v34:
Design alu_add, start of the top module:
module alu_add (
    input   logic           clk_i,
    input   logic           rst_i,
    input   logic [36:0]    left_i,      
    input   logic [36:0]    right_i,     
    output  logic           in_ready_o,
    input   logic           in_valid_i,
    output  logic [36:0]    result_o,    
    input   logic           out_ready_i,
    output  logic           out_valid_o
);
typedef enum logic [1:0] {
    S_IDLE,
    S_NORMALIZE,
    S_ADD,
    S_RENORMALIZE
} state_t;
state_t state_d, state_q;
logic [$clog2(calc_pkg::NumDigits):0] counter_d, counter_q;
logic in_ready_d, in_ready_q;
logic out_valid_d, out_valid_q;
assign out_valid_o = out_valid_q;
assign in_ready_o = in_ready_q;
calc_pkg::num_t left_d, left_q;
calc_pkg::num_t right_d, right_q;
calc_pkg::num_t result_d, result_q;
calc_pkg::bcd_t result_extra_d, result_extra_q;
logic carryborrow_d, carryborrow_q;
assign result_o = out_valid_q ? result_q : '0;
logic [4:0] nibble_sum;
always_comb begin
    nibble_sum = 'x;
    carryborrow_d = carryborrow_q;
    if (state_q != S_ADD) begin
        carryborrow_d = 0;
    end else if (left_q.sign == right_q.sign) begin
        nibble_sum =
            left_q.significand[counter_q]
            + right_q.significand[counter_q]
            + 4'(carryborrow_q);
        if (nibble_sum >= 10) begin
            nibble_sum += 6;
        end
        carryborrow_d = nibble_sum[4];
    end else begin
        if (left_q.significand > right_q.significand) begin
            nibble_sum =
                6'(left_q.significand[counter_q])
                - 6'(right_q.significand[counter_q])
                - 6'(carryborrow_q);
        end else begin
            nibble_sum =
                6'(right_q.significand[counter_q])
                - 6'(left_q.significand[counter_q])
                - 6'(carryborrow_q);
        end
        carryborrow_d = nibble_sum[4];
        if ($signed(nibble_sum) < 0) begin
            nibble_sum += 10;
  ...
Size in the first run: ~1000 cells after synthesis, ~120 flip-flops, about 0.0087 mm² of cells after synthesis.
Settings: LEC_CHECK=0, CAP_MARGIN=20, CORE_MARGIN=2, CORE_UTILIZATION=40, CTS_CLUSTER_DIAMETER=391, CTS_CLUSTER_SIZE=98, PLACE_DENSITY=0.95, SLEW_MARGIN=20; clock period 10.0 ns.
run.sh (not shown) runs the stock make flow with config.mk's settings and CLKGATE_MAP_FILE=.
> inputs changed (v34 -> v56)
-- flow/config.mk --
<<< v34, line 11
export CTS_CLUSTER_DIAMETER = 391
export CTS_CLUSTER_SIZE = 98
export PLACE_DENSITY = 0.95
>>> v56, line 11
### Flow results
On v56: post-route clock period utilization is 0.18 points higher than what v34 gave.
From v34 to v56 the numbers moved as follows: count of clock buffers in the final design now sits higher; fmax now sits lower; critical path depth now sits at about the same level; worst slack on hold paths now sits lower; setup slack now sits lower.
As far as number of logic gates goes, v34 and v56 are indistinguishable; the numbers are identical.
Looking at worst setup path endpoint, the result_q[7] result is from v34; the result_q[3] one comes from v56.
For largest net degree at the start of global routing, dividing the value from v34 by the value from v56 gives 1.3.
Comparing v56 against v34, there is no change at all in post-CTS setup buffer count.
Any difference in aggregate routed wire length between v34 and v56 is small enough to ignore.
Relative to v34, routability-driven placement congestion ratio has decreased by 0.074 in v56.
diff inputs: v56 => v22
-- flow/config.mk --
<<< v56, line 9
export CORE_MARGIN = 2
>>> v22, line 9
export CORE_MARGIN = 9
<<< v56, line 11
>>> v22, line 11
export CTS_CLUSTER_DIAMETER = 379
export CTS_CLUSTER_SIZE = 98
export PLACE_DENSITY = 0.35
<<< v56, line 12
>>> v22, line 15
export TNS_END_PERCENT = 5
Findings:
Status: leakage power total parity (v56, v22). For logic gate fraction of the total cell area, v56 and v22 come out practically identical. NOTE peak supply drop v56->v22 increased slightly. Compared with v56, v22 shows a via count that is 2.0% lower. v22 ends up with a portion of the clock cycle consumed by the worst path in the final layout that is 0.36 points lower than in v56. On v22: relative area change from synthesis to final layout is 0.30 points higher than what v56 gave. The higher layout filler cell count came out of v22.
#### Input delta (v44 over v22)
-- flow/config.mk --
<<< v22, line 9
export CORE_MARGIN = 9
export CORE_UTILIZATION = 40
export CTS_CLUSTER_DIAMETER = 379
export CTS_CLUSTER_SIZE = 98
export PLACE_DENSITY = 0.35
>>> v44, line 9
export CORE_MARGIN = 2
export CORE_UTILIZATION = 15
<<< v22, line 15
export TNS_END_PERCENT = 5
>>> v44, line 12
==> flow/constraint.sdc <==
create_clock -name core_clock -period 4.76 [get_ports {clk_i}]
set_input_delay 0.9520 -clock core_clock [delete_from_list [all_inputs] [get_ports {clk_i}]]
set_output_delay 0.9520 -clock core_clock [all_outputs]
set_load 0.01 [all_outputs]
--- outcome ---
[compare] base=v22 new=v44: footprint of the multi-input gates has remained practically unchanged, relative contribution of combinational cells to total power picked up an extra 0.2 points, layout-stage area growth over the synthesis result rose by 8.4 points.
Going from v22 to v44, final weighted congestion in routability-driven placement barely changed, finished layout cell area climbed about 7%.
Worst slew margin relative to its limit: lower on v44

Starting RTL as in the previous note.
## alu_add
module alu_add (
    input   logic           clk_i,
    input   logic           rst_i,
    input   logic [36:0]    left_i,      
    input   logic [36:0]    right_i,     
    output  logic           in_ready_o,
    input   logic           in_valid_i,
    output  logic [36:0]    result_o,    
    input   logic           out_ready_i,
    output  logic           out_valid_o
);
typedef enum logic [1:0] {
    S_IDLE,
    S_NORMALIZE,
    S_ADD,
    S_RENORMALIZE
} state_t;
state_t state_d, state_q;
logic [$clog2(calc_pkg::NumDigits):0] counter_d, counter_q;
logic in_ready_d, in_ready_q;
logic out_valid_d, out_valid_q;
assign out_valid_o = out_valid_q;
assign in_ready_o = in_ready_q;
calc_pkg::num_t left_d, left_q;
calc_pkg::num_t right_d, right_q;
calc_pkg::num_t result_d, result_q;
calc_pkg::bcd_t result_extra_d, result_extra_q;
logic carryborrow_d, carryborrow_q;
assign result_o = out_valid_q ? result_q : '0;
logic [4:0] nibble_sum;
always_comb begin
    nibble_sum = 'x;
    carryborrow_d = carryborrow_q;
    if (state_q != S_ADD) begin
        carryborrow_d = 0;
    end else if (left_q.sign == right_q.sign) begin
        nibble_sum =
            left_q.significand[counter_q]
            + right_q.significand[counter_q]
            + 4'(carryborrow_q);
        if (nibble_sum >= 10) begin
            nibble_sum += 6;
        end
        carryborrow_d = nibble_sum[4];
    end else begin
        if (left_q.significand > right_q.significand) begin
            nibble_sum =
                6'(left_q.significand[counter_q])
                - 6'(right_q.significand[counter_q])
                - 6'(carryborrow_q);
        end else begin
            nibble_sum =
                6'(right_q.significand[counter_q])
  ...
export LEC_CHECK = 0
export CAP_MARGIN = 20
export CORE_ASPECT_RATIO = 1.7
export CORE_MARGIN = 2
export CORE_UTILIZATION = 55
export CTS_CLUSTER_SIZE = 89
export GPL_ROUTABILITY_DRIVEN = 1
export GPL_TIMING_DRIVEN = 0
export PLACE_DENSITY_LB_ADDON = 0.3
export SETUP_SLACK_MARGIN = 1.51
export SLEW_MARGIN = 20
export TNS_END_PERCENT = 20
create_clock -name core_clock -period 7.17 [get_ports {clk_i}]
The baseline completed without violations.
Rerun with:
Settings changed: CORE_ASPECT_RATIO 1.7 to unset, CORE_UTILIZATION 55 to 40, CTS_CLUSTER_DIAMETER set to 353, CTS_CLUSTER_SIZE 89 to 98, GPL_ROUTABILITY_DRIVEN 1 to unset, GPL_TIMING_DRIVEN 0 to unset, SETUP_SLACK_MARGIN 1.51 to unset, TNS_END_PERCENT 20 to 40.
Clock period 7.17 ns to 10.0 ns, I/O delays scaled along.
Combinational power fell by about 33%.
Routed wire length fell by 16%.
Power fell by about 30%.
Sequential share of layout area barely changes.
Cell count rose by 2.5%.
Synthesized area is unchanged.
Die size rose by about 36%.
Hold slack gets better by 8.8 ps.
Setup slack gets better by 3500 ps.
Register-to-register slack gets better by 3500 ps.
Rerun with:
Settings changed: ABC_AREA set to 1, CELL_PAD_IN_SITES_DETAIL_PLACEMENT set to 2, CTS_CLUSTER_DIAMETER 353 to unset, CTS_CLUSTER_SIZE 98 to unset, GPL_ROUTABILITY_DRIVEN set to 0, PLACE_DENSITY_LB_ADDON 0.3 to unset, SETUP_SLACK_MARGIN set to 0.82, SLEW_MARGIN 20 to 25, TNS_END_PERCENT 40 to unset.
=>
- critical path depth rises by 5
- setup slack degrades by 1500 ps
- final area rises by 0.58%
- worst hold slack improves by 12 ps
- clock power rises by 12%
- wire length rises by 120%
- global-route usage rises by 23 points
- total power rises by 19%
- register-to-register slack degrades by 1500 ps
- clock-buffer cell count falls by 4
- non-clock buffer count rises by 2
Rerun with:
Settings changed: CORE_ASPECT_RATIO set to 0.62, CORE_MARGIN 2 to 6, GPL_ROUTABILITY_DRIVEN 0 to 1, MIN_ROUTING_LAYER set to met2, PLACE_DENSITY set to 0.87, SETUP_SLACK_MARGIN 0.82 to -0.57.
=> The new run aborted during clock tree synthesis (DPL-0033); synthesized area does not change; die size is higher by 11%; synthesized cell count is unchanged.
Rerun with:
Settings changed: ABC_AREA 1 to unset, CELL_PAD_IN_SITES_DETAIL_PLACEMENT 2 to unset, CORE_ASPECT_RATIO 0.62 to unset, CORE_MARGIN 6 to 2, GPL_ROUTABILITY_DRIVEN 1 to unset, MIN_ROUTING_LAYER met2 to unset, PLACE_DENSITY 0.87 to unset, SETUP_SLACK_MARGIN -0.57 to 0.82.
=>
- With this change the flow finished with timing, DRC and antenna clean
- die size went down by 11%
- synthesized cell count went down by 25%
- area after synthesis went down by 0.69%
Rerun with:
Settings changed: ABC_AREA set to 1, CELL_PAD_IN_SITES_DETAIL_PLACEMENT set to 2, CORE_ASPECT_RATIO set to 0.51, CORE_MARGIN 2 to 6, GPL_ROUTABILITY_DRIVEN set to 1, HOLD_SLACK_MARGIN set to 0.06, MIN_ROUTING_LAYER set to met2, PLACE_DENSITY set to 0.87, SETUP_SLACK_MARGIN 0.82 to -0.57.
=>
- With this change the flow failed in clock tree synthesis, error DPL-0033
- die size rose by 12%
- synthesized cell count climbs by about 33%
- area after synthesis went up by 0.69%

== build 28 ==
Starting RTL as in the previous note.
clock: 6.53 ns
lec_check: 0
abc_area: 0
cap_margin: 20
core_aspect_ratio: 1.32
core_margin: 2
core_utilization: 72
cts_cluster_diameter: 397
cts_cluster_size: 95
setup_slack_margin: -0.64
slew_margin: 20
Build 28 finished every stage and its layout cleared the timing, DRC and antenna checks.
#### Input delta (build 1 over build 28)
# build 28
export LEC_CHECK = 0
export ABC_AREA = 0
export CAP_MARGIN = 20
export CORE_ASPECT_RATIO = 1.32
export CORE_MARGIN = 2
export CORE_UTILIZATION = 72
export CTS_CLUSTER_DIAMETER = 397
export CTS_CLUSTER_SIZE = 95
export SETUP_SLACK_MARGIN = -0.64
export SLEW_MARGIN = 20
create_clock -name core_clock -period 6.53 [get_ports {clk_i}]
# build 1
export LEC_CHECK = 0
export CAP_MARGIN = 20
export CORE_MARGIN = 2
export CORE_UTILIZATION = 72
export CTS_CLUSTER_SIZE = 80
export PLACE_DENSITY = 0.37
export SLEW_MARGIN = 20
create_clock -name core_clock -period 3.94 [get_ports {clk_i}]
## What came out
Build 28 completed end to end with timing, DRC and antenna clean. Build 1: all stages done; final checks FAILED (setup timing). Taking build 1 as 1.0, build 28 lands at 1.4 on fill cell total of the finished layout. Of build 1 and build 28, it is build 1 that has the higher sequential power. Build 1: global-route usage is 6.1 points higher than what build 28 reported. met5 as the top routing layer in use was reported by build 1, and met4 by build 28. Row total number of vias: build 1 higher / build 28 lower. On maximum fanout count along the critical path, the lower figure sits with build 1, not build 28.
--- input diff build 1..build 68 ---
# build 1
export LEC_CHECK = 0
export CAP_MARGIN = 20
export CORE_MARGIN = 2
export CORE_UTILIZATION = 72
export CTS_CLUSTER_SIZE = 80
export PLACE_DENSITY = 0.37
export SLEW_MARGIN = 20
create_clock -name core_clock -period 3.94 [get_ports {clk_i}]
# build 68
export LEC_CHECK = 0
export CAP_MARGIN = 20
export CORE_MARGIN = 2
export CORE_UTILIZATION = 72
export CTS_CLUSTER_DIAMETER = 104
export SETUP_SLACK_MARGIN = 0.23
export SLEW_MARGIN = 20
create_clock -name core_clock -period 2.85 [get_ports {clk_i}]
### Flow results
Build 68 did not finish: a tool error stopped it during clock tree synthesis. Comparing build 1 against build 68, there is no change at all in number of unique standard cell types used by synthesis. From build 68 to build 1, core outline area did not move at all. Any difference in adder-cell area share of the yosys netlist between build 1 and build 68 is small enough to ignore. On die size, build 1 and build 68 are neck and neck. As far as cell row count goes, build 68 and build 1 are indistinguishable; the numbers are identical. Re chip area estimate from yosys synthesis: no difference whatsoever between build 68 and build 1. Build 1 -> build 68: post-synthesis area per instance delta 0, exact match. From build 1 to build 68, number of input and output port buffers inserted did not move at all. The run showing the smaller final estimated routing congestion in global placement is build 1. Delta (build 68 minus build 1): starting density of the core held steady; cell area reported after detailed placement up 0.0010 mm^2.
## Diff of input files: build 94 against build 68
# build 68
export LEC_CHECK = 0
export CAP_MARGIN = 20
export CORE_MARGIN = 2
export CORE_UTILIZATION = 72
export CTS_CLUSTER_DIAMETER = 104
export SETUP_SLACK_MARGIN = 0.23
export SLEW_MARGIN = 20
create_clock -name core_clock -period 2.85 [get_ports {clk_i}]
# build 94
export LEC_CHECK = 0
export CAP_MARGIN = 20
export CORE_MARGIN = 2
export CORE_UTILIZATION = 72
export CTS_CLUSTER_SIZE = 91
export PLACE_DENSITY = 0.95
export SLEW_MARGIN = 20
create_clock -name core_clock -period 3.94 [get_ports {clk_i}]
==> results <==
Of build 94 and build 68, none finishes clean. In build 94 the implementation completed, yet the final layout does not meet the checks, the culprit being setup timing. What ended build 68 was a tool error in clock tree synthesis; the run never finished. Diff build 68..build 94 | count of boundary I/O pins | unchanged. Delta (build 94 minus build 68): half-perimeter wire length after placement went down 20%; Yosys chip area held; part of the Yosys area used for sequential elements held; core utilization at floorplan held; setup slack after placement went up 1.04 ns. Total cell area at the placement stage (lower): build 94. Cmp build 94 vs build 68: number of cells after detailed placement lower in build 94. From build 68 to build 94 the numbers moved as follows: mean area per synthesized cell ~0 delta; post-synthesis cell area ~0 delta.
Power is estimated from default activity; no workload was simulated.
